==> flow/design.v <==
package rv32_pkg;
  typedef logic [31:0] u32;
  typedef enum logic [3:0] {
    ALU_ADD, ALU_SUB, ALU_AND, ALU_OR, ALU_XOR,
    ALU_SLT, ALU_SLTU, ALU_SLL, ALU_SRL, ALU_SRA
  } alu_op_e;
  typedef enum logic [2:0] {WB_NONE, WB_ALU, WB_MEM, WB_PC4, WB_IMM} wb_sel_e;
  typedef struct packed {
    logic valid;
    u32 pc;
    u32 instr;
    logic [4:0] rs1, rs2, rd;
    u32 rs1_val, rs2_val;
    u32 imm;
    logic regwrite;
    wb_sel_e wb_sel;
    logic memread;
    logic memwrite;
    logic [1:0] mem_size;  
    logic mem_sign;  
    logic is_branch;
    logic is_jal;
    logic is_jalr;
    logic [2:0] br_funct3;
    alu_op_e alu_op;
    logic alu_src_imm;  
  } idex_t;
  typedef struct packed {
    logic valid;
    u32 pc;
    u32 pc4;
    u32 alu_y;
    u32 rs2_fwd;  
    logic [4:0] rd;
    logic regwrite;
    wb_sel_e wb_sel;
    logic memread;
    logic memwrite;
    logic [1:0] mem_size;
    logic mem_sign;
    logic took_branch;
    u32 br_target;
  } exmem_t;
  typedef struct packed {
    logic valid;
    u32 pc4;
    u32 alu_y;
    u32 mem_rdata;
    logic [4:0] rd;
    logic regwrite;
    wb_sel_e wb_sel;
  } memwb_t;
endpackage
module rv32_alu (
  input rv32_pkg::alu_op_e op,
  input logic [31:0] a,
  input logic [31:0] b,
  output logic [31:0] y
);
  logic signed [31:0] as, bs;
  always_comb begin
    as = $signed(a);
    bs = $signed(b);
    y = 32'd0;
    unique case (op)
      rv32_pkg::ALU_ADD : y = a + b;
      rv32_pkg::ALU_SUB : y = a - b;
      rv32_pkg::ALU_AND : y = a & b;
      rv32_pkg::ALU_OR  : y = a | b;
      rv32_pkg::ALU_XOR : y = a ^ b;
      rv32_pkg::ALU_SLT : y = (as < bs) ? 32'd1 : 32'd0;
      rv32_pkg::ALU_SLTU: y = (a  < b ) ? 32'd1 : 32'd0;
      rv32_pkg::ALU_SLL : y = a << b[4:0];
      rv32_pkg::ALU_SRL : y = a >> b[4:0];
      rv32_pkg::ALU_SRA : y = as >>> b[4:0];
      default : y = 32'd0;
    endcase
  end
endmodule
module rv32_branch_unit (
  input logic is_branch,
  input logic [2:0] br_funct3,
  input logic is_jal,
  input logic is_jalr,
  input logic [31:0] pc,
  input logic [31:0] rs1,
  input logic [31:0] rs2,
  input logic [31:0] imm,
  output logic took,
  output logic [31:0] target
);
  logic signed [31:0] rs1s, rs2s;
  always_comb begin
    rs1s = $signed(rs1);
    rs2s = $signed(rs2);
    took = 1'b0;
    target = pc + 32'd4;
    if (is_jal) begin
      took = 1'b1;
      target = pc + imm;
    end else if (is_jalr) begin
      took = 1'b1;
      target = (rs1 + imm) & 32'hFFFF_FFFE;  
    end else if (is_branch) begin
      unique case (br_funct3)
        3'b000: took = (rs1 == rs2);  
        3'b001: took = (rs1 != rs2);  
        3'b100: took = (rs1s < rs2s);  
        3'b101: took = (rs1s >= rs2s);  
        3'b110: took = (rs1 < rs2);  
        3'b111: took = (rs1 >= rs2);  
        default: took = 1'b0;
      endcase
      target = pc + imm;
    end
  end
endmodule
module rv32_decode (
  input logic [31:0] instr,
  output logic regwrite,
  output rv32_pkg::wb_sel_e wb_sel,
  output logic memread,
  output logic memwrite,
  output logic [1:0] mem_size,  
  output logic mem_sign,  
  output rv32_pkg::alu_op_e alu_op,
  output logic alu_src_imm,
  output logic is_branch,
  output logic [2:0] br_funct3,
  output logic is_jal,
  output logic is_jalr,
  output logic [31:0] imm
);
  logic [6:0] opcode;
  logic [2:0] funct3;
  logic [6:0] funct7;
  function automatic logic [31:0] imm_i(input logic [31:0] i);
    imm_i = {{20{i[31]}}, i[31:20]};
  endfunction
  function automatic logic [31:0] imm_s(input logic [31:0] i);
    imm_s = {{20{i[31]}}, i[31:25], i[11:7]};
  endfunction
  function automatic logic [31:0] imm_b(input logic [31:0] i);
    imm_b = {{19{i[31]}}, i[31], i[7], i[30:25], i[11:8], 1'b0};
  endfunction
  function automatic logic [31:0] imm_u(input logic [31:0] i);
    imm_u = {i[31:12], 12'b0};
  endfunction
  function automatic logic [31:0] imm_j(input logic [31:0] i);
    imm_j = {{11{i[31]}}, i[31], i[19:12], i[20], i[30:21], 1'b0};
  endfunction
  always_comb begin
    opcode = instr[6:0];
    funct3 = instr[14:12];
    funct7 = instr[31:25];
    regwrite = 1'b0;
    wb_sel = rv32_pkg::WB_NONE;
    memread = 1'b0;
    memwrite = 1'b0;
    mem_size = 2'd2;  
    mem_sign = 1'b1;
    alu_op = rv32_pkg::ALU_ADD;
    alu_src_imm = 1'b0;
    is_branch = 1'b0;
    br_funct3 = funct3;
    is_jal = 1'b0;
    is_jalr = 1'b0;
    imm = 32'd0;
    unique case (opcode)
      7'b0110111: begin
        regwrite = 1'b1;
        wb_sel = rv32_pkg::WB_ALU;  
        alu_op = rv32_pkg::ALU_ADD;
        alu_src_imm = 1'b1;
        imm = imm_u(instr);
      end
      7'b0010111: begin
        regwrite = 1'b1;
        wb_sel = rv32_pkg::WB_ALU;  
        alu_op = rv32_pkg::ALU_ADD;
        alu_src_imm = 1'b1;
        imm = imm_u(instr);
      end
      7'b1101111: begin
        regwrite = 1'b1;
        wb_sel = rv32_pkg::WB_PC4;
        is_jal = 1'b1;
        imm = imm_j(instr);
      end
      7'b1100111: begin
        regwrite = 1'b1;
        wb_sel = rv32_pkg::WB_PC4;
        is_jalr = 1'b1;
        alu_op = rv32_pkg::ALU_ADD;
        alu_src_imm = 1'b1;
        imm = imm_i(instr);
      end
      7'b1100011: begin
        is_branch = 1'b1;
        br_funct3 = funct3;
        imm = imm_b(instr);
      end
      7'b0000011: begin
        regwrite = 1'b1;
        wb_sel = rv32_pkg::WB_MEM;
        memread = 1'b1;
        alu_op = rv32_pkg::ALU_ADD;
        alu_src_imm = 1'b1;
        imm = imm_i(instr);
        unique case (funct3)
          3'b000: begin mem_size = 2'd0; mem_sign = 1'b1; end  
          3'b001: begin mem_size = 2'd1; mem_sign = 1'b1; end  
          3'b010: begin mem_size = 2'd2; mem_sign = 1'b1; end  
          3'b100: begin mem_size = 2'd0; mem_sign = 1'b0; end  
          3'b101: begin mem_size = 2'd1; mem_sign = 1'b0; end  
          default: begin
            regwrite = 1'b0; memread = 1'b0; wb_sel = rv32_pkg::WB_NONE;
          end
        endcase
      end
      7'b0100011: begin
        memwrite = 1'b1;
        alu_op = rv32_pkg::ALU_ADD;
        alu_src_imm = 1'b1;
        imm = imm_s(instr);
        unique case (funct3)
          3'b000: mem_size = 2'd0;  
          3'b001: mem_size = 2'd1;  
          3'b010: mem_size = 2'd2;  
          default: begin
            memwrite = 1'b0;
          end
        endcase
      end
      7'b0010011: begin
        regwrite = 1'b1;
        wb_sel = rv32_pkg::WB_ALU;
        alu_src_imm = 1'b1;
        imm = imm_i(instr);
        unique case (funct3)
          3'b000: alu_op = rv32_pkg::ALU_ADD;  
          3'b010: alu_op = rv32_pkg::ALU_SLT;  
          3'b011: alu_op = rv32_pkg::ALU_SLTU;  
          3'b100: alu_op = rv32_pkg::ALU_XOR;  
          3'b110: alu_op = rv32_pkg::ALU_OR;  
          3'b111: alu_op = rv32_pkg::ALU_AND;  
          3'b001: alu_op = rv32_pkg::ALU_SLL;  
          3'b101: begin
            alu_op = (instr[30] == 1'b1) ? rv32_pkg::ALU_SRA : rv32_pkg::ALU_SRL;
          end
          default: begin
            regwrite = 1'b0; wb_sel = rv32_pkg::WB_NONE;
          end
        endcase
      end
      7'b0110011: begin
        regwrite = 1'b1;
        wb_sel = rv32_pkg::WB_ALU;
        alu_src_imm = 1'b0;
        unique case (funct3)
          3'b000: alu_op = (funct7 == 7'b0100000) ? rv32_pkg::ALU_SUB : rv32_pkg::ALU_ADD;
          3'b001: alu_op = rv32_pkg::ALU_SLL;
          3'b010: alu_op = rv32_pkg::ALU_SLT;
          3'b011: alu_op = rv32_pkg::ALU_SLTU;
          3'b100: alu_op = rv32_pkg::ALU_XOR;
          3'b101: alu_op = (funct7 == 7'b0100000) ? rv32_pkg::ALU_SRA : rv32_pkg::ALU_SRL;
          3'b110: alu_op = rv32_pkg::ALU_OR;
          3'b111: alu_op = rv32_pkg::ALU_AND;
          default: begin
            regwrite = 1'b0; wb_sel = rv32_pkg::WB_NONE;
          end
        endcase
      end
      default: begin
      end
    endcase
  end
endmodule
module rv32_forward (
  input logic [4:0] idex_rs1,
  input logic [4:0] idex_rs2,
  input logic exmem_regwrite,
  input logic [4:0] exmem_rd,
  input logic memwb_regwrite,
  input logic [4:0] memwb_rd,
  output logic [1:0] fwd_a_sel,
  output logic [1:0] fwd_b_sel
);
  always_comb begin
    fwd_a_sel = 2'b00;
    fwd_b_sel = 2'b00;
    if (exmem_regwrite && (exmem_rd != 5'd0) && (exmem_rd == idex_rs1)) fwd_a_sel = 2'b01;
    else if (memwb_regwrite && (memwb_rd != 5'd0) && (memwb_rd == idex_rs1)) fwd_a_sel = 2'b10;
    if (exmem_regwrite && (exmem_rd != 5'd0) && (exmem_rd == idex_rs2)) fwd_b_sel = 2'b01;
    else if (memwb_regwrite && (memwb_rd != 5'd0) && (memwb_rd == idex_rs2)) fwd_b_sel = 2'b10;
  end
endmodule
module rv32_hazard (
  input logic ifid_valid,
  input logic idex_valid,
  input logic idex_memread,
  input logic [4:0] ifid_rs1,
  input logic [4:0] ifid_rs2,
  input logic [4:0] idex_rd,
  output logic stall_if,
  output logic stall_id
);
  logic hazard;
  always_comb begin
    hazard = 1'b0;
    if (ifid_valid && idex_valid && idex_memread && (idex_rd != 5'd0)) begin
      if ((idex_rd == ifid_rs1) || (idex_rd == ifid_rs2)) hazard = 1'b1;
    end
    stall_if = hazard;
    stall_id = hazard;
  end
endmodule
module rv32_memmap (
  input logic [31:0] addr,
  output logic is_mmio,
  output logic mmio_we,
  output logic [31:0] mmio_addr
);
  always_comb begin
    is_mmio = 1'b0;
    mmio_we = 1'b0;
    mmio_addr = addr;
    if (addr[31:28] == 4'hF) begin
      is_mmio = 1'b1;
      mmio_we = 1'b0;
    end
  end
endmodule
module rv32_regfile (
  input logic clk,
  input logic rst_n,
  input logic [4:0] raddr1,
  input logic [4:0] raddr2,
  output logic [31:0] rdata1,
  output logic [31:0] rdata2,
  input logic we,
  input logic [4:0] waddr,
  input logic [31:0] wdata
);
  logic [31:0] regs [31:0];
  always_ff @(posedge clk) begin
    if (!rst_n) begin
    end else begin
      if (we && (waddr != 5'd0)) regs[waddr] <= wdata;
      regs[5'd0] <= 32'd0;
    end
  end
  always_comb begin
    rdata1 = (raddr1 == 5'd0) ? 32'd0 : regs[raddr1];
    rdata2 = (raddr2 == 5'd0) ? 32'd0 : regs[raddr2];
  end
endmodule
module rv32_core (
  input logic clk,
  input logic rst_n,
  output logic [31:0] imem_addr,
  input logic [31:0] imem_rdata,
  output logic dmem_valid,
  output logic dmem_we,
  output logic [31:0] dmem_addr,
  output logic [31:0] dmem_wdata,
  output logic [3:0] dmem_wstrb,
  input logic dmem_ready,
  input logic [31:0] dmem_rdata,
  output logic mmio_we,
  output logic [31:0] mmio_addr,
  output logic [31:0] mmio_wdata,
  input logic [31:0] mmio_rdata
);
  logic [31:0] pc_q, pc_d;
  logic [31:0] if_pc4;
  logic [31:0] if_instr;
  logic ifid_valid_q, ifid_valid_d;
  logic [31:0] ifid_pc_q, ifid_pc_d;
  logic [31:0] ifid_instr_q, ifid_instr_d;
  rv32_pkg::idex_t idex_q;
  rv32_pkg::idex_t idex_d;
  rv32_pkg::exmem_t exmem_q;
  rv32_pkg::exmem_t exmem_d;
  rv32_pkg::memwb_t memwb_q;
  rv32_pkg::memwb_t memwb_d;
  logic [4:0] rs1, rs2, rd;
  logic [31:0] rs1_val, rs2_val;
  logic dec_regwrite, dec_memread, dec_memwrite;
  logic [1:0] dec_mem_size;
  logic dec_mem_sign;
  rv32_pkg::wb_sel_e dec_wb_sel;
  rv32_pkg::alu_op_e dec_alu_op;
  logic dec_alu_src_imm;
  logic dec_is_branch, dec_is_jal, dec_is_jalr;
  logic [2:0] dec_br_funct3;
  logic [31:0] dec_imm;
  logic stall_if, stall_id;
  logic flush_ifid, flush_idex;
  logic [1:0] fwd_a_sel, fwd_b_sel;  
  logic [31:0] ex_op_a, ex_op_b, ex_op_b_raw;
  logic [31:0] alu_y;
  logic took_branch;
  logic [31:0] br_target;
  logic [31:0] pc_next_seq;
  logic [31:0] wb_data;
  assign imem_addr = pc_q;
  assign if_instr = imem_rdata;
  assign if_pc4 = pc_q + 32'd4;
  assign pc_next_seq = if_pc4;
  assign rs1 = ifid_instr_q[19:15];
  assign rs2 = ifid_instr_q[24:20];
  assign rd = ifid_instr_q[11:7];
  logic [31:0] rf_rdata1, rf_rdata2;
  rv32_regfile u_rf (
    .clk(clk), .rst_n(rst_n),
    .raddr1(rs1), .raddr2(rs2),
    .rdata1(rf_rdata1), .rdata2(rf_rdata2),
    .we(memwb_q.regwrite && memwb_q.valid && !stall_mem),
    .waddr(memwb_q.rd),
    .wdata(wb_data)
  );
  assign rs1_val = (memwb_q.regwrite && memwb_q.valid && (memwb_q.rd != 5'd0) && (memwb_q.rd == rs1)) ? wb_data : rf_rdata1;
  assign rs2_val = (memwb_q.regwrite && memwb_q.valid && (memwb_q.rd != 5'd0) && (memwb_q.rd == rs2)) ? wb_data : rf_rdata2;
  rv32_decode u_dec (
    .instr(ifid_instr_q),
    .regwrite(dec_regwrite),
    .wb_sel(dec_wb_sel),
    .memread(dec_memread),
    .memwrite(dec_memwrite),
    .mem_size(dec_mem_size),
    .mem_sign(dec_mem_sign),
    .alu_op(dec_alu_op),
    .alu_src_imm(dec_alu_src_imm),
    .is_branch(dec_is_branch),
    .br_funct3(dec_br_funct3),
    .is_jal(dec_is_jal),
    .is_jalr(dec_is_jalr),
    .imm(dec_imm)
  );
  rv32_hazard u_haz (
    .ifid_valid(ifid_valid_q),
    .idex_valid(idex_q.valid),
    .idex_memread(idex_q.memread),
    .ifid_rs1(rs1),
    .ifid_rs2(rs2),
    .idex_rd(idex_q.rd),
    .stall_if(stall_if),
    .stall_id(stall_id)
  );
  rv32_forward u_fwd (
    .idex_rs1(idex_q.rs1),
    .idex_rs2(idex_q.rs2),
    .exmem_regwrite(exmem_q.regwrite && exmem_q.valid),
    .exmem_rd(exmem_q.rd),
    .memwb_regwrite(memwb_q.regwrite && memwb_q.valid),
    .memwb_rd(memwb_q.rd),
    .fwd_a_sel(fwd_a_sel),
    .fwd_b_sel(fwd_b_sel)
  );
  always_comb begin
    flush_ifid = took_branch;
    flush_idex = took_branch;
  end
  always_comb begin
    idex_d = '0;
    idex_d.valid = ifid_valid_q && !flush_idex && !stall_id;
    idex_d.pc = ifid_pc_q;
    idex_d.instr = ifid_instr_q;
    idex_d.rs1 = rs1;
    idex_d.rs2 = rs2;
    idex_d.rd = rd;
    idex_d.rs1_val = rs1_val;
    idex_d.rs2_val = rs2_val;
    idex_d.imm = dec_imm;
    idex_d.regwrite = dec_regwrite;
    idex_d.wb_sel = dec_wb_sel;
    idex_d.memread = dec_memread;
    idex_d.memwrite = dec_memwrite;
    idex_d.mem_size = dec_mem_size;
    idex_d.mem_sign = dec_mem_sign;
    idex_d.is_branch = dec_is_branch;
    idex_d.br_funct3 = dec_br_funct3;
    idex_d.is_jal = dec_is_jal;
    idex_d.is_jalr = dec_is_jalr;
    idex_d.alu_op = dec_alu_op;
    idex_d.alu_src_imm = dec_alu_src_imm;
    if (stall_id) begin
      idex_d = '0;
    end
  end
  logic [6:0] ex_opcode;
  assign ex_opcode = idex_q.instr[6:0];
  always_comb begin
    ex_op_a = idex_q.rs1_val;
    ex_op_b_raw = idex_q.rs2_val;
    case (fwd_a_sel)
      2'b01: ex_op_a = exmem_q.alu_y;
      2'b10: ex_op_a = wb_data;
      default:   ;
    endcase
    case (fwd_b_sel)
      2'b01: ex_op_b_raw = exmem_q.alu_y;
      2'b10: ex_op_b_raw = wb_data;
      default:   ;
    endcase
    if (ex_opcode == 7'b0110111) begin
      ex_op_a = 32'd0;
    end else if (ex_opcode == 7'b0010111) begin
      ex_op_a = idex_q.pc;
    end
  end
  assign ex_op_b = (idex_q.alu_src_imm) ? idex_q.imm : ex_op_b_raw;
  rv32_alu u_alu (
    .op(idex_q.alu_op),
    .a(ex_op_a),
    .b(ex_op_b),
    .y(alu_y)
  );
  rv32_branch_unit u_bru (
    .is_branch(idex_q.is_branch && idex_q.valid),
    .br_funct3(idex_q.br_funct3),
    .is_jal(idex_q.is_jal && idex_q.valid),
    .is_jalr(idex_q.is_jalr && idex_q.valid),
    .pc(idex_q.pc),
    .rs1(ex_op_a),
    .rs2(ex_op_b_raw),
    .imm(idex_q.imm),
    .took(took_branch),
    .target(br_target)
  );
  always_comb begin
    pc_d = pc_q;
    if (!stall_if) begin
      pc_d = took_branch ? br_target : pc_next_seq;
    end
  end
  always_comb begin
    exmem_d = '0;
    exmem_d.valid = idex_q.valid;
    exmem_d.pc4 = idex_q.pc + 32'd4;
    exmem_d.alu_y = alu_y;
    exmem_d.rs2_fwd = ex_op_b_raw;
    exmem_d.rd = idex_q.rd;
    exmem_d.regwrite = idex_q.regwrite;
    exmem_d.wb_sel = idex_q.wb_sel;
    exmem_d.memread = idex_q.memread;
    exmem_d.memwrite = idex_q.memwrite;
    exmem_d.mem_size = idex_q.mem_size;
    exmem_d.mem_sign = idex_q.mem_sign;
    exmem_d.took_branch = took_branch;
    exmem_d.br_target = br_target;
  end
  logic mem_is_mmio, mem_mmio_we_unused;
  logic mem_rd, mem_wr;
  logic stall_mem;
  logic [3:0] mem_strb;
  logic [31:0] mem_wdata, mem_raw, mem_shifted, mem_load;
  rv32_memmap u_mm (
    .addr(exmem_q.alu_y),
    .is_mmio(mem_is_mmio),
    .mmio_we(mem_mmio_we_unused),
    .mmio_addr(mmio_addr)
  );
  assign mem_rd = exmem_q.valid && exmem_q.memread;
  assign mem_wr = exmem_q.valid && exmem_q.memwrite;
  always_comb begin
    unique case (exmem_q.mem_size)
      2'd0: begin
        mem_wdata = {4{exmem_q.rs2_fwd[7:0]}};
        mem_strb = 4'b0001 << exmem_q.alu_y[1:0];
      end
      2'd1: begin
        mem_wdata = {2{exmem_q.rs2_fwd[15:0]}};
        mem_strb = exmem_q.alu_y[1] ? 4'b1100 : 4'b0011;
      end
      default: begin
        mem_wdata = exmem_q.rs2_fwd;
        mem_strb = 4'b1111;
      end
    endcase
  end
  assign dmem_valid = (mem_rd || mem_wr) && !mem_is_mmio;
  assign dmem_we = mem_wr && !mem_is_mmio;
  assign dmem_addr = exmem_q.alu_y;
  assign dmem_wdata = mem_wdata;
  assign dmem_wstrb = mem_strb;
  assign mmio_we = mem_wr && mem_is_mmio;
  assign mmio_wdata = mem_wdata;
  assign stall_mem = dmem_valid && !dmem_ready;
  always_comb begin
    mem_raw = mem_is_mmio ? mmio_rdata : dmem_rdata;
    mem_shifted = mem_raw >> {exmem_q.alu_y[1:0], 3'b000};
    unique case (exmem_q.mem_size)
      2'd0: mem_load = {{24{exmem_q.mem_sign & mem_shifted[7]}}, mem_shifted[7:0]};
      2'd1: mem_load = {{16{exmem_q.mem_sign & mem_shifted[15]}}, mem_shifted[15:0]};
      default: mem_load = mem_shifted;
    endcase
  end
  always_comb begin
    memwb_d = '0;
    memwb_d.valid = exmem_q.valid;
    memwb_d.pc4 = exmem_q.pc4;
    memwb_d.alu_y = exmem_q.alu_y;
    memwb_d.mem_rdata = mem_load;
    memwb_d.rd = exmem_q.rd;
    memwb_d.regwrite = exmem_q.regwrite;
    memwb_d.wb_sel = exmem_q.wb_sel;
  end
  always_comb begin
    wb_data = 32'd0;
    unique case (memwb_q.wb_sel)
      rv32_pkg::WB_ALU: wb_data = memwb_q.alu_y;
      rv32_pkg::WB_MEM: wb_data = memwb_q.mem_rdata;
      rv32_pkg::WB_PC4: wb_data = memwb_q.pc4;
      rv32_pkg::WB_IMM: wb_data = memwb_q.alu_y;
      default: wb_data = 32'd0;
    endcase
  end
  always_ff @(posedge clk) begin
    if (!rst_n) begin
      pc_q <= 32'd0;
      ifid_valid_q <= 1'b0;
      ifid_pc_q <= 32'd0;
      ifid_instr_q <= 32'd0;
      idex_q <= '0;
      exmem_q <= '0;
      memwb_q <= '0;
    end else if (!stall_mem) begin
      pc_q <= pc_d;
      if (!stall_if) begin
        ifid_valid_q <= 1'b1;
        ifid_pc_q <= pc_q;
        ifid_instr_q <= if_instr;
      end
      if (flush_ifid) begin
        ifid_valid_q <= 1'b0;
      end
      idex_q <= idex_d;
      exmem_q <= exmem_d;
      memwb_q <= memwb_d;
    end
  end
endmodule
==> flow/run.sh <==
#!/bin/bash
# the make line also repeats each setting of config.mk as NAME=value (left out here)
make -C /OpenROAD-flow-scripts/flow DESIGN_CONFIG=/design/flow/config.mk WORK_HOME=/design/flow/orfs CLKGATE_MAP_FILE= finish
==> flow/config.mk <==
export PLATFORM = sky130hd
export DESIGN_NAME = rv32_core
export DESIGN_NICKNAME = rv32_core
export VERILOG_FILES = /design/flow/design.v
export SDC_FILE = /design/flow/constraint.sdc
export NUM_CORES = 4
export LEC_CHECK = 0
export CAP_MARGIN = 20
export CORE_MARGIN = 2
export CORE_UTILIZATION = 63
export CTS_CLUSTER_DIAMETER = 213
export CTS_CLUSTER_SIZE = 98
export PLACE_DENSITY = 0.6
export SLEW_MARGIN = 20
==> flow/constraint.sdc <==
create_clock -name core_clock -period 4.32 [get_ports {clk}]
set_input_delay 0.8640 -clock core_clock [delete_from_list [all_inputs] [get_ports {clk}]]
set_output_delay 0.8640 -clock core_clock [all_outputs]
set_load 0.01 [all_outputs]
==> results_dict.tcl, run 1 <==
# implementation run metrics
set metrics [dict create \
    outcome "did not finish" \
    haltStage "global routing (5_1_grt)" \
    stop_error "[ERROR GRT-0228] Horizontal edge usage exceeds the maximum allowed. (17, 22) usage=65535 limit=3200" \
    synthAoiAreaFrac_pct 13.4 \
    cts_hold_buf 0 \
    ys_ff 1516 \
    gp_congestion 1.11 \
    netlist_instances 7022 \
    fp.dieW_um 369 \
    rows 133 \
    postSynth.asyncResetShare_pct 0 \
    synthDistinctLibCells 108 \
    cts_buffer_depth 3 \
    synth_area_mm2 0.0839 \
    logic_family "multiplexers" \
    avgSynthCellArea_um2 11.9 \
    synth_area_leader_cell "edfxtp_1" \
    die_h_um 369 \
    floorplanUtilization_pct 63.6 \
    synth-xor-area-share_pct 1.59 \
    synthTopCellsByArea "edfxtp_1, mux4_2, dfxtp_1" \
    synth_top_flop_cell "edfxtp_1" \
    mux_area_share_pct 20.4 \
    adder_share_pct 2.96 \
    clock_tree.root_cell "clkbuf_16" \
    cts_made_buffers 19 \
    yosys_warnings 8 \
    yosysTopAreaCellShare_pct 35.5 \
    ios 266 \
    coreArea_mm2 0.132 \
    ys_chip_area_mm2 0.0839 \
    cts_sinks 1516 \
    htree_levels 1 \
    numPortBuffers 265 \
    synth-edff-count 992 \
    top_cell "edfxtp_1" \
    hpwl_mm 275 \
    top_cells_by_count "edfxtp_1, nand2_1, mux4_2, nor2_1, dfxtp_1" \
    simple_gate_share_pct 9.24 \
    chip_area_mm2 0.136 \
    place_area_mm2 0.0961 \
    ys_cells 7022 \
    synth_seq_share_pct 48.0 \
    syn_nets 7317 \
]
## repair_timing
item	in CTS
pin swaps	97
setup buffers	56
setup endpoints to repair	66
cloned	7
gates resized	350
## per-stage QoR
step / worst slack [ns] / instances
after detailed placement: -1.47 / 9556
after CTS: -0.929 / 9652
after global placement: -1.27 / 9556
after floorplan: -0.726 / 7022
==> run 2: changes to the inputs <==
Settings changed: CORE_UTILIZATION 63 to 72, CTS_CLUSTER_DIAMETER 213 to 375, CTS_CLUSTER_SIZE 98 to 33, PLACE_DENSITY 0.6 to not set, PLACE_DENSITY_LB_ADDON set to 0.0, SETUP_SLACK_MARGIN set to 1.27, TNS_END_PERCENT set to 5.
==> run 2 against run 1 <==
The flow stops in detailed placement (3_5_place_dp). Die area down 12%. Synthesized cell count unchanged. Area after synthesis unchanged.
==> results_dict.tcl, run 2 <==
# implementation run metrics
set metrics [dict create \
    outcome "did not finish" \
    haltStage "detailed placement (3_5_place_dp)" \
    stop_error "[ERROR DPL-0033] detailed placement checks failed during check placement." \
    ys_ff 1516 \
    die_h_um 345 \
    avgSynthCellArea_um2 11.9 \
    numPortBuffers 265 \
    synth_seq_share_pct 48.0 \
    chip_area_mm2 0.119 \
    adder_share_pct 2.96 \
    ys_chip_area_mm2 0.0839 \
    fp.dieW_um 345 \
    yosysTopAreaCellShare_pct 35.5 \
    synth-xor-area-share_pct 1.59 \
    coreArea_mm2 0.116 \
    synth-edff-count 992 \
    synth_top_flop_cell "edfxtp_1" \
    synthDistinctLibCells 108 \
    ios 266 \
    top_cell "edfxtp_1" \
    synth_area_mm2 0.0839 \
    simple_gate_share_pct 9.24 \
    synthTopCellsByArea "edfxtp_1, mux4_2, dfxtp_1" \
    gp_congestion 1.23 \
    mux_area_share_pct 20.4 \
    netlist_instances 7022 \
    ys_cells 7022 \
    rows 125 \
    postSynth.asyncResetShare_pct 0 \
    top_cells_by_count "edfxtp_1, nand2_1, mux4_2, nor2_1, dfxtp_1" \
    syn_nets 7317 \
    synth_area_leader_cell "edfxtp_1" \
    floorplanUtilization_pct 72.4 \
    logic_family "multiplexers" \
    synthAoiAreaFrac_pct 13.4 \
    yosys_warnings 8 \
]
[run 2: stage by stage]
stage                   setup slack [ns]  area, um2  TNS (ns)  total power, mW  hold slack, ns
after floorplan                   -0.726      84400    -68.87             18.9           0.428
after global placement             -1.27      95700    -54.20             21.5           0.436
==> run 3: changes to the inputs <==
Settings changed: CTS_CLUSTER_DIAMETER 375 to 396, CTS_CLUSTER_SIZE 33 to 98, PLACE_DENSITY set to 0.6, PLACE_DENSITY_LB_ADDON 0.0 to not set, SETUP_SLACK_MARGIN 1.27 to 0.6, TNS_END_PERCENT 5 to not set.
Clock period 4.32 ns to 4.81 ns, I/O delays scaled along.
==> run 3 against run 2 <==
The flow stops in clock tree synthesis (4_1_cts). Synthesized cell count unchanged. Area after synthesis unchanged. Die area unchanged.
==> results_dict.tcl, run 3 <==
# implementation run metrics
set metrics [dict create \
    outcome "did not finish" \
    haltStage "clock tree synthesis (4_1_cts)" \
    stop_error "[ERROR DPL-0033] detailed placement checks failed during check placement." \
    top_cells_by_count "edfxtp_1, nand2_1, mux4_2, nor2_1, dfxtp_1" \
    synthTopCellsByArea "edfxtp_1, mux4_2, dfxtp_1" \
    synth_seq_share_pct 48.0 \
    synth_area_mm2 0.0839 \
    coreArea_mm2 0.116 \
    top_cell "edfxtp_1" \
    synthDistinctLibCells 108 \
    ys_cells 7022 \
    ios 266 \
    floorplanUtilization_pct 72.4 \
    mux_area_share_pct 20.4 \
    netlist_instances 7022 \
    chip_area_mm2 0.119 \
    die_h_um 345 \
    avgSynthCellArea_um2 11.9 \
    yosys_warnings 8 \
    synth_area_leader_cell "edfxtp_1" \
    synth-edff-count 992 \
    synthAoiAreaFrac_pct 13.4 \
    synth-xor-area-share_pct 1.59 \
    simple_gate_share_pct 9.24 \
    hpwl_mm 288 \
    logic_family "multiplexers" \
    syn_nets 7317 \
    fp.dieW_um 345 \
    yosysTopAreaCellShare_pct 35.5 \
    postSynth.asyncResetShare_pct 0 \
    ys_ff 1516 \
    gp_congestion 1.17 \
    ys_chip_area_mm2 0.0839 \
    adder_share_pct 2.96 \
    rows 125 \
    numPortBuffers 265 \
    synth_top_flop_cell "edfxtp_1" \
]
-- run 3: through the flow --
stage	total power [mW]	worst slack [ns]	instance area (um2)	std cells	util [%]
floorplan	17.0	-0.236	84400	7022	-
global placement	19.2	-1.12	94100	9115	81.2
detailed placement	19.4	-1.26	94100	9115	81.2
==> run 4: changes to the inputs <==
Settings changed: CORE_UTILIZATION 72 to 58, CTS_CLUSTER_DIAMETER 396 to not set, CTS_CLUSTER_SIZE 98 to not set, SETUP_SLACK_MARGIN 0.6 to not set.
Clock period 4.81 ns to 5.37 ns, I/O delays scaled along.
==> run 4 against run 3 <==
Synthesized cell count stayed put. Now fails the layout checks on setup timing. Area after synthesis stayed put. Die area is 24% higher.
==> results_dict.tcl, run 4 <==
# place-and-route summary
set metrics [dict create \
    outcome "finished with violations" \
    violations "setup timing" \
    fill_cells 9609 \
    place_area_mm2 0.0934 \
    cp_max_fo 7 \
    wirelength_mm 368 \
    yosysTopAreaCellShare_pct 35.5 \
    cts_made_buffers 158 \
    route.detailed.drc 0 \
    rows 139 \
    ir_worst_vdd_mv 0.376 \
    top_layer "met5" \
    worstMarginPinSlew_ns 1.19 \
    floorplanUtilization_pct 58.4 \
    endpoint "pc_q[8]" \
    cts_hold_buf 0 \
    crit_required_ns 6.15 \
    startpoint "memwb_q[1]" \
    grt_usage_pct 49.3 \
    grt_pass1_vias 69900 \
    crit_top_cell "buf_4" \
    combPwrFrac_pct 14.8 \
    r2r-start "memwb_q[1]" \
    syn2layout_area_growth_pct 19.7 \
    start_kind "register" \
    hold_path.class "register to register" \
    critPathBufInv 11 \
    r2r_end "pc_q[8]" \
    mux_area_share_pct 20.4 \
    slew_headroom_pct 20.5 \
    powerSeq_mw 12.9 \
    maxSlewViolCount 0 \
    slowest_stage "or4_4" \
    top_cells_by_count "edfxtp_1, nand2_1, mux4_2, nor2_1, dfxtp_1" \
    synth_area_mm2 0.0839 \
    p_per_area_mw_per_mm2 292 \
    final_cell_area_mm2 0.100 \
    drt-initial-drc-count 12200 \
    setup_ws_ns -0.0526 \
    fp.dieW_um 384 \
    skew_ns 0.0756 \
    leakagePower_nw 37.9 \
    cts_sinks 1516 \
    antenna_found_initial 23 \
    simple_gate_share_pct 9.24 \
    vias 72800 \
    numPortBuffers 265 \
    ios 266 \
    switching_share_pct 28.1 \
    powerClk_mw 12.1 \
    hold_path_depth 2 \
    clkTransAtPathRegs_ns 0.06 \
    wl_met2_mm 160 \
    synth-xor-area-share_pct 1.59 \
    pre_cts_ws_ns -0.785 \
    logic_family "multiplexers" \
    cts_buffer_depth 3 \
    synth-edff-count 992 \
    rsz0062_at_grt "yes" \
    wl_per_cell_um 37.9 \
    gp_congestion 1.11 \
    synth_seq_share_pct 48.0 \
    ys_ff 1516 \
    synth_top_flop_cell "edfxtp_1" \
    synthDistinctLibCells 108 \
    postSynth.asyncResetShare_pct 0 \
    rr_worst_depth 26 \
    maxPowerGroup "sequential cells" \
    grt_start_max_net_pins 165 \
    netlist_instances 7022 \
    whs_endpoint "memwb_q[71]" \
    chip_area_mm2 0.148 \
    coreArea_mm2 0.143 \
    r2r_setup_slack_ns -0.05 \
    internal_power_mw 21.1 \
    clock_tree.root_cell "clkbuf_16" \
    fin_crit_sh_pct 101 \
    hold_start "memwb_q[71]" \
    power_switching_mw 8.22 \
    synthAoiAreaFrac_pct 13.4 \
    top_cell "edfxtp_1" \
    ys_cells 7022 \
    yosys_warnings 8 \
    synthTopCellsByArea "edfxtp_1, mux4_2, dfxtp_1" \
    critPathKind "register to register" \
    firstDrtPassIters 9 \
    ys_chip_area_mm2 0.0839 \
    warning_count 107 \
    power_frac_clock_pct 41.2 \
    htree_levels 4 \
    ant_nets 0 \
    wl_met1_mm 121 \
    setup_viol 10 \
    fin_crit_ns 5.42 \
    critical-path-max-stage-delay_ns 0.49 \
    grt_overflow 0 \
    critPathTopFamily "buffers and inverters" \
    setup_tns_ns -0.202 \
    crit_arrival_ns 6.20 \
    finalHoldViolations 0 \
    nets 7952 \
    cap_violations 0 \
    hpwl_mm 237 \
    end_kind "register" \
    avgSynthCellArea_um2 11.9 \
    clkLatencyLatePin_ns 0.86 \
    avgViaCountPerCell 7.51 \
    die_h_um 384 \
    cp_num_cells 26 \
    pwr-share-seq_pct 44.0 \
    cts_tree "yes" \
    syn_nets 7317 \
    whs_ns 0.452 \
    grt_pass1_wl_mm 518 \
    wl_met3_mm 50.1 \
    fmax_mhz 184 \
    p_comb_mw 4.33 \
    synth_area_leader_cell "edfxtp_1" \
    adder_share_pct 2.96 \
]
run 4: area by class of cell:
class,instances,area (um2),share of cell area [%]
diodes,3,7.51,0.00748
clock buffers,223,4550,4.53
clock inverters,68,1080,1.08
inverters,193,747,0.744
multi-input cells,4669,41300,41.2
flip-flops and latches,1516,40300,40.2
well taps,1903,2380,2.37
repair buffers,1119,10000,9.96
run 4: timing repair:
| action | CTS | global route |
|---|---|---|
| setup buffers | 15 | 26 |
| endpoints found under the setup margin | 46 | 47 |
| cloned | 0 | 2 |
| pin swaps | 15 | 36 |
| resized | 100 | 118 |
run 4: stage by stage:
step,util (%),power (mW),instances
3_5_place_dp,65.1,17.1,9359
6_report,70.0,29.3,9694
4_1_cts,69.4,29.0,9665
5_1_grt,70.0,29.8,9691
2_1_floorplan,-,15.1,7022
3_3_place_gp,65.1,17.1,9359
run 4: per-layer routing:
metal  track usage [%]  vias to the layer above
met5                 0                        -
met4              38.5                       30
met3              14.2                     1917
met2              73.0                     7067
met1              60.9                    35300
li1                  -                    28500
==> run 5: changes to the inputs <==
Settings changed: CORE_UTILIZATION 58 to 48, CTS_CLUSTER_SIZE set to 37, PLACE_DENSITY 0.6 to not set, SETUP_SLACK_MARGIN set to -0.42.
Clock period 5.37 ns to 4.24 ns, I/O delays scaled along.
==> run 5 against run 4 <==
The layout still fails its checks (setup timing). Wire length shrank 2.2%. Clock skew grew 0.0053 ns. Sequential power up 26%. Hold slack lost 0.033 ns. Utilization down 8.8 points.
==> results_dict.tcl, run 5 <==
# place-and-route summary
set metrics [dict create \
    clkTransAtPathRegs_ns 0.07 \
    top_cells_by_count "edfxtp_1, nand2_1, mux4_2, nor2_1, dfxtp_1" \
    end_kind "register" \
    endpoint "exmem_q[110]" \
    warning_count 107 \
    rr_worst_depth 22 \
    critPathTopFamily "AND-OR/OR-AND gates" \
    internal_power_mw 26.9 \
    start_kind "register" \
    p_comb_mw 6.49 \
    worstMarginPinSlew_ns 1.13 \
    leakagePower_nw 40.7 \
    netlist_instances 7022 \
    top_cell "edfxtp_1" \
    r2r_end "exmem_q[110]" \
    fp.dieW_um 422 \
    chip_area_mm2 0.178 \
    logic_family "multiplexers" \
    synthDistinctLibCells 108 \
    crit_chain "or3_1 > o311a_4 > and3_2 > buf_4 > a22oi_2 > o21ai_4 > buf_12 > ha_1 > nand2b_1 > a221oi_1 > buf_4 > o221ai_4 > o21ai_4 > a311oi_4 > o21ai_4 > a2111oi_4 > o41ai_2 > xnor2_1 > a211oi_1 > buf_4 > a211oi_2 > buf_4" \
    startpoint "exmem_q[42]" \
    r2r-start "exmem_q[42]" \
    nets 8462 \
    grt_pass1_vias 67600 \
    synth_area_mm2 0.0839 \
    grt_usage_pct 39.7 \
    syn_nets 7317 \
    numPortBuffers 265 \
    cts_made_buffers 162 \
    mux_area_share_pct 20.4 \
    fill_cells 14000 \
    cap_violations 0 \
    hold_start "idex_q[17]" \
    cp_max_fo 4 \
    maxPowerGroup "sequential cells" \
    critPathBufInv 5 \
    simple_gate_share_pct 9.24 \
    slowest_stage "or3_1" \
    coreArea_mm2 0.174 \
    pwr-share-seq_pct 43.5 \
    finalHoldViolations 0 \
    setup_ws_ns -1.17 \
    setup_viol 97 \
    yosys_warnings 8 \
    floorplanUtilization_pct 48.3 \
    clock_tree.root_cell "clkbuf_16" \
    r2r_setup_slack_ns -1.17 \
    fin_crit_sh_pct 128 \
    grt_pass1_wl_mm 506 \
    power_switching_mw 10.4 \
    ys_cells 7022 \
    route.detailed.drc 0 \
    gp_congestion 1.05 \
    violations "setup timing" \
    firstDrtPassIters 8 \
    hold_path.class "register to register" \
    avgViaCountPerCell 6.49 \
    hold_path_depth 2 \
    ys_ff 1516 \
    adder_share_pct 2.96 \
    cts_tree "yes" \
    syn2layout_area_growth_pct 26.7 \
    synth_seq_share_pct 48.0 \
    synth-edff-count 992 \
    fin_crit_ns 5.41 \
    rows 153 \
    vias 69000 \
    die_h_um 422 \
    grt_start_max_net_pins 193 \
    rsz0062_at_grt "yes" \
    critical-path-max-stage-delay_ns 0.39 \
    wirelength_mm 360 \
    whs_endpoint "exmem_q[39]" \
    yosysTopAreaCellShare_pct 35.5 \
    combPwrFrac_pct 17.4 \
    fin_util_pct 61.2 \
    maxSlewViolCount 0 \
    postSynth.asyncResetShare_pct 0 \
    htree_levels 4 \
    ys_chip_area_mm2 0.0839 \
    switching_share_pct 27.9 \
    synth-xor-area-share_pct 1.59 \
    power_frac_clock_pct 39.1 \
    slew_headroom_pct 24.7 \
    cts_buffer_depth 3 \
    p_per_area_mw_per_mm2 351 \
    synth_top_flop_cell "edfxtp_1" \
    powerSeq_mw 16.2 \
    crit_arrival_ns 6.10 \
    ant_nets 0 \
    synthTopCellsByArea "edfxtp_1, mux4_2, dfxtp_1" \
    ios 266 \
    antenna_found_initial 13 \
    cp_num_cells 22 \
    wl_per_cell_um 33.8 \
    ir_worst_vdd_mv 0.406 \
    crit_top_cell "buf_4" \
    drt-initial-drc-count 8300 \
    synth_area_leader_cell "edfxtp_1" \
    skew_ns 0.0809 \
    powerClk_mw 14.6 \
    crit_required_ns 4.93 \
    grt_overflow 0 \
    avgSynthCellArea_um2 11.9 \
    cts_sinks 1516 \
    fmax_mhz 185 \
    clkLatencyLatePin_ns 0.86 \
    whs_ns 0.419 \
    synthAoiAreaFrac_pct 13.4 \
    hpwl_mm 259 \
    critPathKind "register to register" \
    outcome "finished with violations" \
]
==> run 5: per-stage QoR <==
stage          setup WS [ns]  area [um2]  setup TNS (ns)  power (mW)  std cells
2_1_floorplan         -0.806       84400          -43.75        19.3       7022
3_3_place_gp           -1.60       98200          -74.80        22.6      10300
3_5_place_dp           -1.68       98200          -75.87        22.5      10300
4_1_cts                -1.15      105000          -76.43        37.1      10600
5_1_grt                -1.23      106000          -94.86        38.2      10600
6_report               -1.17      106000          -85.93        37.3      10600
==> run 5: timing repair <==
item,CTS,global route
pin swaps,60,81
cloned,0,5
hold buffers,0,0
gates resized,219,169
endpoints found under the setup margin,60,96
buffers inserted,66,30
==> run 5: area by class of cell <==
class	instances	area, um2	share of cell area, %
tap	2325	2910	2.74
antenna	4	10.0	0.00942
sequential	1516	40300	38.0
timing repair buffer	1624	14400	13.5
clock buffer	222	4470	4.21
multi-input combinational	4670	42400	39.9
inverter	193	743	0.700
clock inverter	79	976	0.919
==> run 5: metal layers <==
layer / track usage, % / vias to the layer above / wire [um]
li1: - / 29500 / -
met1: 49.8 / 34900 / 134000
met2: 63.9 / 3712 / 169000
met3: 6.86 / 879 / 28800
met4: 25.2 / 16 / 27600
met5: 0 / - / 104
==> run 6: changes to the inputs <==
Settings changed: CELL_PAD_IN_SITES_GLOBAL_PLACEMENT set to 0, CORE_ASPECT_RATIO set to 1.51, CORE_UTILIZATION 48 to 68, CTS_CLUSTER_DIAMETER set to 100, CTS_CLUSTER_SIZE 37 to not set, GPL_ROUTABILITY_DRIVEN set to 1, SETUP_SLACK_MARGIN -0.42 to not set, SLEW_MARGIN 20 to 35, TNS_END_PERCENT set to 85.
Clock period 4.24 ns to 5.19 ns, I/O delays scaled along.
==> run 6 against run 5 <==
The run now fails in global routing (5_1_grt). Area after synthesis is the same. Synthesized cell count is the same. Die area shrank 29%.
==> results_dict.tcl, run 6 <==
# implementation run metrics
set metrics [dict create \
    outcome "did not finish" \
    haltStage "global routing (5_1_grt)" \
    stop_error "[ERROR GRT-0116] Global routing finished with congestion. Check the congestion regions in the DRC Viewer." \
    synthDistinctLibCells 108 \
    die_h_um 436 \
    yosysTopAreaCellShare_pct 35.5 \
    mux_area_share_pct 20.4 \
    chip_area_mm2 0.126 \
    synth-edff-count 992 \
    cts_buffer_depth 3 \
    ys_cells 7022 \
    cts_sinks 1516 \
    fp.dieW_um 290 \
    hpwl_mm 272 \
    synth_area_leader_cell "edfxtp_1" \
    grt_usage_pct 88.7 \
    ios 266 \
    floorplanUtilization_pct 68.4 \
    synth-xor-area-share_pct 1.59 \
    postSynth.asyncResetShare_pct 0 \
    place_area_mm2 0.0926 \
    netlist_instances 7022 \
    rows 158 \
    synth_area_mm2 0.0839 \
    cts_hold_buf 0 \
    synthTopCellsByArea "edfxtp_1, mux4_2, dfxtp_1" \
    ys_ff 1516 \
    syn_nets 7317 \
    synth_seq_share_pct 48.0 \
    coreArea_mm2 0.123 \
    cts_made_buffers 141 \
    clock_tree.root_cell "clkbuf_16" \
    ys_chip_area_mm2 0.0839 \
    synthAoiAreaFrac_pct 13.4 \
    logic_family "multiplexers" \
    numPortBuffers 265 \
    top_cells_by_count "edfxtp_1, nand2_1, mux4_2, nor2_1, dfxtp_1" \
    top_cell "edfxtp_1" \
    htree_levels 4 \
    grt_overflow 1061 \
    simple_gate_share_pct 9.24 \
    avgSynthCellArea_um2 11.9 \
    synth_top_flop_cell "edfxtp_1" \
    adder_share_pct 2.96 \
    gp_congestion 1.18 \
    yosys_warnings 8 \
]
==> run 6: layer usage <==
layer  GRT overflow  track usage (%)
met5              8             58.3
met4            389             87.6
met3            115             82.2
met2            473             96.8
met1             76             88.9
==> run 6: stage by stage <==
stage | worst slack (ns) | util [%] | std cells | hold WS [ns]
floorplan | 0.00235 | - | 7022 | 0.428
global placement | -0.674 | 75.5 | 9040 | 0.437
detailed placement | -0.849 | 75.6 | 9041 | 0.445
CTS | -0.180 | 80.6 | 9323 | 0.462
==> run 6: what timing repair did <==
| action | CTS |
|---|---|
| setup buffers | 19 |
| pin swaps | 44 |
| setup endpoints to repair | 60 |
| resized | 191 |
==> run 7: changes to the inputs <==
Settings changed: CELL_PAD_IN_SITES_GLOBAL_PLACEMENT 0 to not set, CORE_ASPECT_RATIO 1.51 to not set, CORE_UTILIZATION 68 to 70, CTS_CLUSTER_DIAMETER 100 to not set, CTS_CLUSTER_SIZE set to 33, GPL_ROUTABILITY_DRIVEN 1 to not set, SETUP_SLACK_MARGIN set to 1.15, SLEW_MARGIN 35 to 20, TNS_END_PERCENT 85 to not set.
Clock period 5.19 ns to 4.32 ns, I/O delays scaled along.
==> run 7 against run 6 <==
The flow stops in clock tree synthesis (4_1_cts). Area after synthesis stayed put. Synthesized cell count stayed put. Die area fell by 2.9%.
==> results_dict.tcl, run 7 <==
# implementation run metrics
set metrics [dict create \
    synth_seq_share_pct 48.0 \
    synth-edff-count 992 \
    simple_gate_share_pct 9.24 \
    yosys_warnings 8 \
    synth_area_leader_cell "edfxtp_1" \
    pre_cts_ws_ns -1.65 \
    ys_cells 7022 \
    synth-xor-area-share_pct 1.59 \
    top_cell "edfxtp_1" \
    haltStage "clock tree synthesis (4_1_cts)" \
    adder_share_pct 2.96 \
    ys_chip_area_mm2 0.0839 \
    floorplanUtilization_pct 70.8 \
    syn_nets 7317 \
    chip_area_mm2 0.123 \
    synthAoiAreaFrac_pct 13.4 \
    avgSynthCellArea_um2 11.9 \
    yosysTopAreaCellShare_pct 35.5 \
    stop_error "[ERROR DPL-0033] detailed placement checks failed during check placement." \
    numPortBuffers 265 \
    place_area_mm2 0.0957 \
    gp_congestion 1.16 \
    hpwl_mm 294 \
    outcome "did not finish" \
    postSynth.asyncResetShare_pct 0 \
    die_h_um 350 \
    top_cells_by_count "edfxtp_1, nand2_1, mux4_2, nor2_1, dfxtp_1" \
    synthDistinctLibCells 108 \
    logic_family "multiplexers" \
    synthTopCellsByArea "edfxtp_1, mux4_2, dfxtp_1" \
    netlist_instances 7022 \
    coreArea_mm2 0.118 \
    rows 126 \
    synth_area_mm2 0.0839 \
    ios 266 \
    ys_ff 1516 \
    mux_area_share_pct 20.4 \
    synth_top_flop_cell "edfxtp_1" \
    fp.dieW_um 350 \
]
-- run 7: through the flow --
stage	hold slack (ns)	instances	power, mW	utilization, %
after floorplan	0.428	7022	18.9	-
after global placement	0.435	9380	21.6	80.9
after detailed placement	0.449	9380	21.9	80.9
==> run 8: changes to the inputs <==
Settings changed: CORE_UTILIZATION 70 to 40, CTS_CLUSTER_SIZE 33 to not set, PLACE_DENSITY set to 0.6, SETUP_SLACK_MARGIN 1.15 to not set.
Clock period 4.32 ns to 4.74 ns, I/O delays scaled along.
==> run 8 against run 7 <==
The layout now fails its checks (setup timing). Die area up 74%. Synthesized cell count unchanged. Area after synthesis unchanged.
==> results_dict.tcl, run 8 <==
# place-and-route summary
set metrics [dict create \
    setup_ws_ns -0.465 \
    fill_cells 18200 \
    crit_chain "or3_4 > o311a_4 > nand3_4 > buf_12 > buf_16 > buf_6 > a21oi_4 > o21ai_2 > inv_2 > ha_4 > nand4_1 > nor4_2 > a21boi_2 > o31ai_4 > nor4bb_4 > or4_4 > buf_6 > o21ai_4 > buf_12 > buf_12 > buf_8 > o221ai_2 > o22ai_2 > a21oi_1" \
    grt_start_max_net_pins 215 \
    top_cell "edfxtp_1" \
    maxPowerGroup "sequential cells" \
    slew_headroom_pct 24.9 \
    pwr-share-seq_pct 43.1 \
    end_kind "register" \
    synth_top_flop_cell "edfxtp_1" \
    slowest_stage "or4_4" \
    power_frac_clock_pct 39.5 \
    fin_crit_ns 5.20 \
    whs_endpoint "exmem_q[38]" \
    postSynth.asyncResetShare_pct 0 \
    setup_tns_ns -17.31 \
    wl_per_cell_um 32.5 \
    r2r_end "pc_q[13]" \
    synthAoiAreaFrac_pct 13.4 \
    startpoint "memwb_q[8]" \
    ys_chip_area_mm2 0.0839 \
    logic_family "multiplexers" \
    avgViaCountPerCell 6.30 \
    outcome "finished with violations" \
    cts_tree "yes" \
    ys_ff 1516 \
    cap_violations 0 \
    violations "setup timing" \
    ant_nets 0 \
    top_cells_by_count "edfxtp_1, nand2_1, mux4_2, nor2_1, dfxtp_1" \
    ir_worst_vdd_mv 0.378 \
    hold_path.class "register to register" \
    rows 168 \
    cts_sinks 1516 \
    syn_nets 7317 \
    die_h_um 462 \
    start_kind "register" \
    nets 8298 \
    coreArea_mm2 0.209 \
    crit_arrival_ns 5.91 \
    adder_share_pct 2.96 \
    syn2layout_area_growth_pct 26.8 \
    pre_cts_ws_ns -0.799 \
    clkLatencyLatePin_ns 0.86 \
    critPathBufInv 8 \
    synth_area_leader_cell "edfxtp_1" \
    powerSeq_mw 14.5 \
    whs_ns 0.443 \
    rsz0062_at_grt "yes" \
    yosys_warnings 8 \
    hold_path_depth 2 \
    fp.dieW_um 462 \
    synthDistinctLibCells 108 \
    hpwl_mm 254 \
    dp_cells 10500 \
    yosysTopAreaCellShare_pct 35.5 \
    simple_gate_share_pct 9.24 \
    skew_ns 0.0793 \
    critPathKind "register to register" \
    numPortBuffers 265 \
    synth-edff-count 992 \
    synth_seq_share_pct 48.0 \
    cp_num_cells 24 \
    p_comb_mw 5.86 \
    p_per_area_mw_per_mm2 317 \
    worstMarginPinSlew_ns 1.10 \
    fmax_mhz 192 \
    fin_cells 11000 \
    r2r-start "memwb_q[8]" \
    chip_area_mm2 0.213 \
    internal_power_mw 24.3 \
    synth-xor-area-share_pct 1.59 \
    netlist_instances 7022 \
    finalHoldViolations 0 \
    warning_count 101 \
    mux_area_share_pct 20.4 \
    critPathTopFamily "simple AND/OR/NAND/NOR gates" \
    cts_made_buffers 165 \
    flop_area_mm2 0.0403 \
    critical-path-max-stage-delay_ns 0.50 \
    vias 69000 \
    drt-initial-drc-count 8551 \
    switching_share_pct 27.8 \
    comb_area_mm2 0.0431 \
    synthTopCellsByArea "edfxtp_1, mux4_2, dfxtp_1" \
    grt_overflow 0 \
    leakagePower_nw 40.0 \
    grt_pass1_vias 67600 \
    clock_tree.root_cell "clkbuf_16" \
    avgSynthCellArea_um2 11.9 \
    ios 266 \
    floorplanUtilization_pct 40.1 \
    r2r_setup_slack_ns -0.46 \
    ys_cells 7022 \
    setup_viol 54 \
    grt_usage_pct 32.8 \
    clkTransAtPathRegs_ns 0.06 \
    wirelength_mm 356 \
    crit_required_ns 5.44 \
    endpoint "pc_q[13]" \
    antenna_found_initial 12 \
    power_switching_mw 9.38 \
    powerClk_mw 13.3 \
    route.detailed.drc 0 \
    rr_worst_depth 24 \
    hold_start "idex_q[16]" \
    cts_buffer_depth 3 \
    cp_max_fo 7 \
    fin_crit_sh_pct 110 \
    gp_congestion 1.10 \
    firstDrtPassIters 6 \
    synth_area_mm2 0.0839 \
    combPwrFrac_pct 17.4 \
    maxSlewViolCount 0 \
    htree_levels 4 \
    crit_top_cell "buf_12" \
    grt_pass1_wl_mm 500 \
]
run 8: what timing repair did:
item,in CTS,in global routing
pin swaps,69,103
setup endpoints to repair,58,60
resized,292,266
buffers inserted,65,46
hold buffers,0,0
gates cloned,7,1
run 8: final cells by class:
cell class | instances | area share, %
diodes | 8 | 0.0188
clock buffers | 219 | 4.29
multi-input cells | 4671 | 40.5
inverters | 193 | 0.718
clock inverters | 82 | 0.953
repair buffers | 1456 | 12.3
flip-flops and latches | 1516 | 37.9
well taps | 2805 | 3.30
run 8: layer usage:
| layer | track usage [%] | vias to the layer above | part of all wire, % |
|---|---|---|---|
| met4 | 21.0 | 8 | 7.6 |
| met3 | 5.46 | 932 | 8.6 |
| met5 | 0 | - | 0.027 |
| met1 | 41.6 | 35000 | 37 |
| met2 | 52.2 | 3915 | 46 |
| li1 | - | 29100 | - |
run 8: per-stage QoR:
stage                     utilization, %  total power [mW]  instance area, um2
final                               50.9              33.7              106000
after global placement              46.5              20.0               97100
after CTS                           50.2              33.4              105000
after global routing                50.9              34.6              106000
after floorplan                        -              17.2               84400
after detailed placement            46.5              20.0               97100
==> run 9: changes to the inputs <==
Settings changed: CELL_PAD_IN_SITES_GLOBAL_PLACEMENT set to 0, CORE_ASPECT_RATIO set to 1.51, CORE_UTILIZATION 40 to 45, CTS_CLUSTER_DIAMETER set to 100, GPL_ROUTABILITY_DRIVEN set to 1, PLACE_DENSITY 0.6 to 0.88, SLEW_MARGIN 20 to 35, TNS_END_PERCENT set to 85.
Clock period 4.74 ns to 4.38 ns, I/O delays scaled along.
==> run 9 against run 8 <==
Clock power grew 4%. The layout still fails its checks (setup timing). Hold slack got worse by 0.019 ns. Global-route usage up 11 points. Cell count shrank 1.3%. Register-to-register slack got worse by 0.64 ns. Highest routed layer unchanged. First-iteration DRC count up 25%. Via count is 8.5% higher. Sequential cell count stayed put. Critical path depth stayed put.
==> results_dict.tcl, run 9 <==
# place-and-route summary
set metrics [dict create \
    outcome "finished with violations" \
    violations "setup timing" \
    finalHoldViolations 0 \
    endpoint "pc_q[25]" \
    setup_ws_ns -1.10 \
    critPathTopFamily "AND-OR/OR-AND gates" \
    powerSeq_mw 15.7 \
    synth_seq_share_pct 48.0 \
    avgViaCountPerCell 6.93 \
    power_frac_clock_pct 38.0 \
    crit_chain "or3_4 > o311a_4 > buf_6 > a31o_4 > buf_12 > o311ai_4 > ha_1 > nand4_1 > buf_4 > nor2_2 > a221o_1 > o31ai_4 > buf_6 > buf_6 > a211oi_4 > or4_4 > buf_6 > o21ai_4 > buf_12 > buf_12 > a21oi_1 > a31o_2 > a31o_2 > o31a_1" \
    hold_path.class "input port to register" \
    rsz0062_at_grt "yes" \
    maxPowerGroup "sequential cells" \
    leakagePower_nw 41.1 \
    crit_arrival_ns 6.19 \
    cp_num_cells 24 \
    setup_viol 63 \
    vias 74900 \
    synthDistinctLibCells 108 \
    grt_pass1_vias 73900 \
    clkTransAtPathRegs_ns 0.07 \
    crit_required_ns 5.08 \
    yosysTopAreaCellShare_pct 35.5 \
    flop_area_mm2 0.0403 \
    top_cells_by_count "edfxtp_1, nand2_1, mux4_2, nor2_1, dfxtp_1" \
    synthAoiAreaFrac_pct 13.4 \
    netlist_instances 7022 \
    pre_cts_ws_ns -1.59 \
    comb_area_mm2 0.0430 \
    fmax_mhz 182 \
    grt_pass1_wl_mm 576 \
    rows 194 \
    cp_max_fo 7 \
    hpwl_mm 293 \
    coreArea_mm2 0.185 \
    ys_ff 1516 \
    critical-path-max-stage-delay_ns 0.59 \
    htree_levels 4 \
    maxSlewViolCount 0 \
    ys_chip_area_mm2 0.0839 \
    r2r_setup_slack_ns -1.10 \
    synth_top_flop_cell "edfxtp_1" \
    startpoint "exmem_q[44]" \
    gp_congestion 1.10 \
    logic_family "multiplexers" \
    synthTopCellsByArea "edfxtp_1, mux4_2, dfxtp_1" \
    r2r-start "exmem_q[44]" \
    hold_start "rst_n" \
    grt_overflow 0 \
    ys_cells 7022 \
    cap_violations 0 \
    drt-initial-drc-count 10600 \
    mux_area_share_pct 20.4 \
    ir_worst_vdd_mv 0.467 \
    nets 8523 \
    simple_gate_share_pct 9.24 \
    grt_start_max_net_pins 179 \
    start_kind "register" \
    yosys_warnings 8 \
    p_per_area_mw_per_mm2 340 \
    fin_util_pct 58.0 \
    synth_area_mm2 0.0839 \
    fp.dieW_um 355 \
    fin_crit_ns 5.48 \
    crit_top_cell "buf_6" \
    top_cell "edfxtp_1" \
    cts_made_buffers 155 \
    numPortBuffers 265 \
    wl_per_cell_um 38.8 \
    wirelength_mm 419 \
    firstDrtPassIters 6 \
    cts_buffer_depth 4 \
    whs_ns 0.424 \
    worstMarginPinSlew_ns 1.12 \
    synth-edff-count 992 \
    rr_worst_depth 24 \
    die_h_um 534 \
    power_switching_mw 10.3 \
    internal_power_mw 26.1 \
    floorplanUtilization_pct 45.3 \
    route.detailed.drc 0 \
    skew_ns 0.0718 \
    powerClk_mw 13.8 \
    r2r_end "pc_q[25]" \
    p_comb_mw 6.89 \
    fin_crit_sh_pct 125 \
    syn2layout_area_growth_pct 28.0 \
    fill_cells 14400 \
    clock_tree.root_cell "clkbuf_16" \
    clkLatencyLatePin_ns 0.87 \
    whs_endpoint "exmem_q[107]" \
    switching_share_pct 28.4 \
    critPathKind "register to register" \
    ios 266 \
    pwr-share-seq_pct 43.1 \
    slew_headroom_pct 25.4 \
    antenna_found_initial 25 \
    end_kind "register" \
    adder_share_pct 2.96 \
    grt_usage_pct 43.4 \
    ant_nets 0 \
    synth_area_leader_cell "edfxtp_1" \
    hold_path_depth 3 \
    cts_tree "yes" \
    cts_sinks 1516 \
    combPwrFrac_pct 18.9 \
    chip_area_mm2 0.190 \
    syn_nets 7317 \
    warning_count 117 \
    slowest_stage "or4_4" \
    synth-xor-area-share_pct 1.59 \
    postSynth.asyncResetShare_pct 0 \
    avgSynthCellArea_um2 11.9 \
    critPathBufInv 8 \
]
run 9: routing by layer:
layer | up-vias | share of wire, % | GRT usage (%)
met3 | 2234 | 10 | 11.2
met4 | 18 | 13 | 45.2
met5 | - | 0.058 | 0
li1 | 29600 | - | -
met1 | 36500 | 30 | 45.1
met2 | 6491 | 46 | 69.1
run 9: final cells by class:
class | count | share of cell area, %
diodes | 17 | 0.0396
inverters | 193 | 0.704
multi-input cells | 4669 | 40.0
clock inverters | 69 | 0.734
well taps | 2450 | 2.86
clock buffers | 202 | 3.99
repair buffers | 1693 | 14.1
flip-flops and latches | 1516 | 37.6
run 9: metrics by stage:
step	setup TNS [ns]	std cells	instance area (um2)	power [mW]
2_1_floorplan	-60.71	7022	84400	18.6
3_3_place_gp	-72.69	10400	98600	22.1
3_5_place_dp	-72.88	10400	98600	22.1
4_1_cts	-43.34	10800	106000	36.0
5_1_grt	-54.96	10800	107000	37.1
6_report	-50.29	10800	107000	36.5
run 9: timing repair:
item	CTS	global route
gates resized	387	185
setup buffers	78	32
hold buffers	0	0
setup endpoints to repair	66	64
pin swaps	114	74
cloned	5	0
==> run 10: changes to the inputs <==
Settings changed: ABC_AREA set to 1, CAP_MARGIN 20 to 40, CELL_PAD_IN_SITES_GLOBAL_PLACEMENT 0 to not set, CORE_ASPECT_RATIO 1.51 to not set, CORE_UTILIZATION 45 to 72, CTS_CLUSTER_DIAMETER 100 to 95, CTS_CLUSTER_SIZE set to 10, GPL_ROUTABILITY_DRIVEN 1 to not set, GPL_TIMING_DRIVEN set to 0, PLACE_DENSITY 0.88 to not set, PLACE_DENSITY_LB_ADDON set to 0.0, SETUP_SLACK_MARGIN set to 0.59, SLEW_MARGIN 35 to 20, TNS_END_PERCENT 85 to 5.
Clock period 4.38 ns to 2.02 ns, I/O delays scaled along.
==> run 10 against run 9 <==
The flow now stops in global routing (5_1_grt). Area after synthesis up 3.7%. Die area down 35%. Synthesized cell count up 55%.
==> results_dict.tcl, run 10 <==
# implementation run metrics
set metrics [dict create \
    synthTopCellsByArea "edfxtp_1, dfxtp_1, o21ai_0" \
    cts_made_buffers 170 \
    synth-xor-area-share_pct 1.06 \
    numPortBuffers 264 \
    cts_sinks 1516 \
    ios 266 \
    adder_share_pct 2.85 \
    avgSynthCellArea_um2 7.98 \
    outcome "did not finish" \
    fp.dieW_um 352 \
    synth_area_mm2 0.0870 \
    logic_family "AND-OR/OR-AND gates" \
    synthDistinctLibCells 67 \
    postSynth.asyncResetShare_pct 0 \
    yosys_warnings 8 \
    ys_cells 10900 \
    synth_top_flop_cell "edfxtp_1" \
    synth-edff-count 992 \
    netlist_instances 10900 \
    top_cells_by_count "nand2_1, o21ai_0, nor2_1, edfxtp_1, nand3_1" \
    ys_ff 1516 \
    synth_seq_share_pct 46.3 \
    synthAoiAreaFrac_pct 21.4 \
    cts_hold_buf 0 \
    floorplanUtilization_pct 72.6 \
    yosysTopAreaCellShare_pct 34.2 \
    ys_chip_area_mm2 0.0870 \
    haltStage "global routing (5_1_grt)" \
    rows 127 \
    syn_nets 11200 \
    hpwl_mm 371 \
    grt_usage_pct 101 \
    grt_overflow 8633 \
    synth_area_leader_cell "edfxtp_1" \
    gp_congestion 1.48 \
    htree_levels 4 \
    coreArea_mm2 0.120 \
    chip_area_mm2 0.124 \
    top_cell "nand2_1" \
    pre_cts_ws_ns -4.13 \
    cts_buffer_depth 3 \
    die_h_um 352 \
    stop_error "[ERROR GRT-0116] Global routing finished with congestion. Check the congestion regions in the DRC Viewer." \
    clock_tree.root_cell "clkbuf_16" \
    simple_gate_share_pct 20.8 \
    mux_area_share_pct 0.207 \
]
[run 10: repair_timing]
item                                    4_1_cts
pin swaps                                   174
endpoints found under the setup margin     2639
cloned                                       14
setup buffers                               169
resized                                     754
[run 10: metrics by stage]
stage	utilization [%]	instances	area, um2
after floorplan	-	10900	87300
after global placement	76.7	12800	91900
after detailed placement	80.5	13100	96500
after CTS	88.1	13500	106000
[run 10: per-layer routing]
layer  GRT usage (%)  overflow
met5            80.5       137
met4             106      1896
met1            94.1       976
met2             117      4839
met3            90.0       785
No activity file was given, so power comes from the tool's default toggle rates.
